job 328:
==> flow/design.v (excerpt) <==
module riscv #(
    parameter logic[31:0] BootVector = 32'h0000_0000
)(
    input logic clk,
    input logic reset,
    output logic halted,
    input logic unhalt,
    output logic[31:0] i_addr,
    input logic[31:0] i_data,
    output logic[31:0] d_addr,
    output logic[31:0] d_wdata,
    output logic[3:0] d_wstrb,
    input logic[31:0] d_rdata
);
clock: 10.0 ns
lec_check: 0
abc_area: 1
cap_margin: 20
cell_pad_in_sites_detail_placement: 2
core_aspect_ratio: 1.59
core_margin: 2
core_utilization: 40
cts_cluster_diameter: 191
gpl_timing_driven: 0
hold_slack_margin: -0.02
max_routing_layer: met4
min_routing_layer: met1
setup_slack_margin: 2.78
slew_margin: 40
run.sh (not shown) runs the stock make flow with config.mk's settings and CLKGATE_MAP_FILE=.
Job 328 did not run to completion, as it errored out during global routing.
### job 328 -> job 7045
Settings: clearing MIN_ROUTING_LAYER, which used to be met1; swapping 40 for 59 in CORE_UTILIZATION; clearing HOLD_SLACK_MARGIN, which used to be -0.02; clearing CTS_CLUSTER_DIAMETER, which used to be 191; clearing MAX_ROUTING_LAYER, which used to be met4; clearing CELL_PAD_IN_SITES_DETAIL_PLACEMENT, which used to be 2; clearing GPL_TIMING_DRIVEN, which used to be 0; clearing CORE_ASPECT_RATIO, which used to be 1.59; clearing ABC_AREA, which used to be 1; swapping 40 for 20 in SLEW_MARGIN; clearing SETUP_SLACK_MARGIN, which used to be 2.78; swapping 10.0 for 4.7 in the clock period (ns, I/O delays scaled along).
==> results <==
The number of placed instances, taps included in job 328 is 1.5 times that in job 7045. Simple-gate portion of the synthesized area is higher on job 328. Job 7045: flow complete, layout not clean; failing: setup timing. For cell count in the Yosys report, dividing the value from job 7045 by the value from job 328 gives 0.60. Between job 7045 and job 328, it is job 7045 whose floorplan core area is lower, by about 34%. Job 7045 vs. job 328: synthesized cell count shows a reduction of 40%; netlist area before placement shrank by about 2%; die span in x now sits higher.
Changes in job 9413 relative to job 7045:
Settings: CORE_UTILIZATION now 66, was 59; SETUP_SLACK_MARGIN now -0.27, previously not set; the clock period (ns, I/O delays scaled along) now 5.05, was 4.7.
==> comparison <==
Job 9413 did not run to completion, as it errored out during global routing.
In the flow results for job 9413 and job 7045, the post-placement setup slack is larger on job 9413.
Job 9413 ends up with a number of cells in the design after placement that is about 2.8% lower than in job 7045.
[job 9413] number of buffers inserted to repair setup after CTS rose 16 relative to job 7045
Lower vertical extent of the die goes to job 9413 over job 7045.
Reported for job 9413 and job 7045, area fraction in and, or, nand and nor cells turned out identical to the last digit.
What job 9413 reported for standard cell core area has to be multiplied by 1.12 to get the figure for job 7045.
Placed standard-cell area across job 9413 and job 7045: no real change.
Relative to job 7045, die size has decreased by 10% in job 9413.
Across both runs, number of clock buffers inserted by TritonCTS was lower for job 9413 than for job 7045.
Job 9413 ended up with a lower x dimension of the die than job 7045 did.
[inputs] job 9406 vs job 9413
Settings: SETUP_SLACK_MARGIN now 1.67, was -0.27; CAP_MARGIN now 10, was 20; the clock period (ns, I/O delays scaled along) now 6.72, was 5.05.
==> comparison <==
Summary of job 9413 and job 9406: one run falls short of a clean finish, namely job 9413. Between job 9413 and job 9406, the number of instances in the synthesized netlist does not differ in any meaningful way. Post-placement worst setup slack improves in job 9406 relative to job 9413. Number of CTS-inserted buffers: job 9406 > job 9413. Compared with job 9413, standard cell area after detailed placement in job 9406 decreased by a few percent. As far as sequential cell area fraction in the yosys report goes, job 9406 and job 9413 are indistinguishable; the numbers are identical. Going from job 9413 to job 9406, number of placed instances with taps included shrank by a little under 10%. The run showing the smaller routability congestion estimate from global placement is job 9406. Number of cells upsized or downsized after cts went up by more than 10% going from job 9413 to job 9406. Job 9413 -> job 9406: pre-placement core utilization delta 0, exact match. As of job 9406, detailed-placement wirelength estimate had fallen by more than 10% compared to job 9413. Across both runs, total setup buffers inserted after CTS was higher for job 9406 than for job 9413.
--- input diff job 9406..job 5726 ---
Settings: a change of CORE_UTILIZATION from 66 to 68; an added CTS_CLUSTER_DIAMETER of 29; an added CTS_CLUSTER_SIZE of 32.
==> comparison <==
Job 5726 | ERROR | global routing. For total CTS buffers, dividing the value from job 5726 by the value from job 9406 gives 2.0. Die size: higher on job 9406. Compared with job 9406, number of rows created at floorplan in job 5726 decreased slightly. On area share of fa/ha/maj cells after synthesis, job 9406 and job 5726 are basically level. Against job 9406, job 5726 comes in 3.0% lower on core box area.
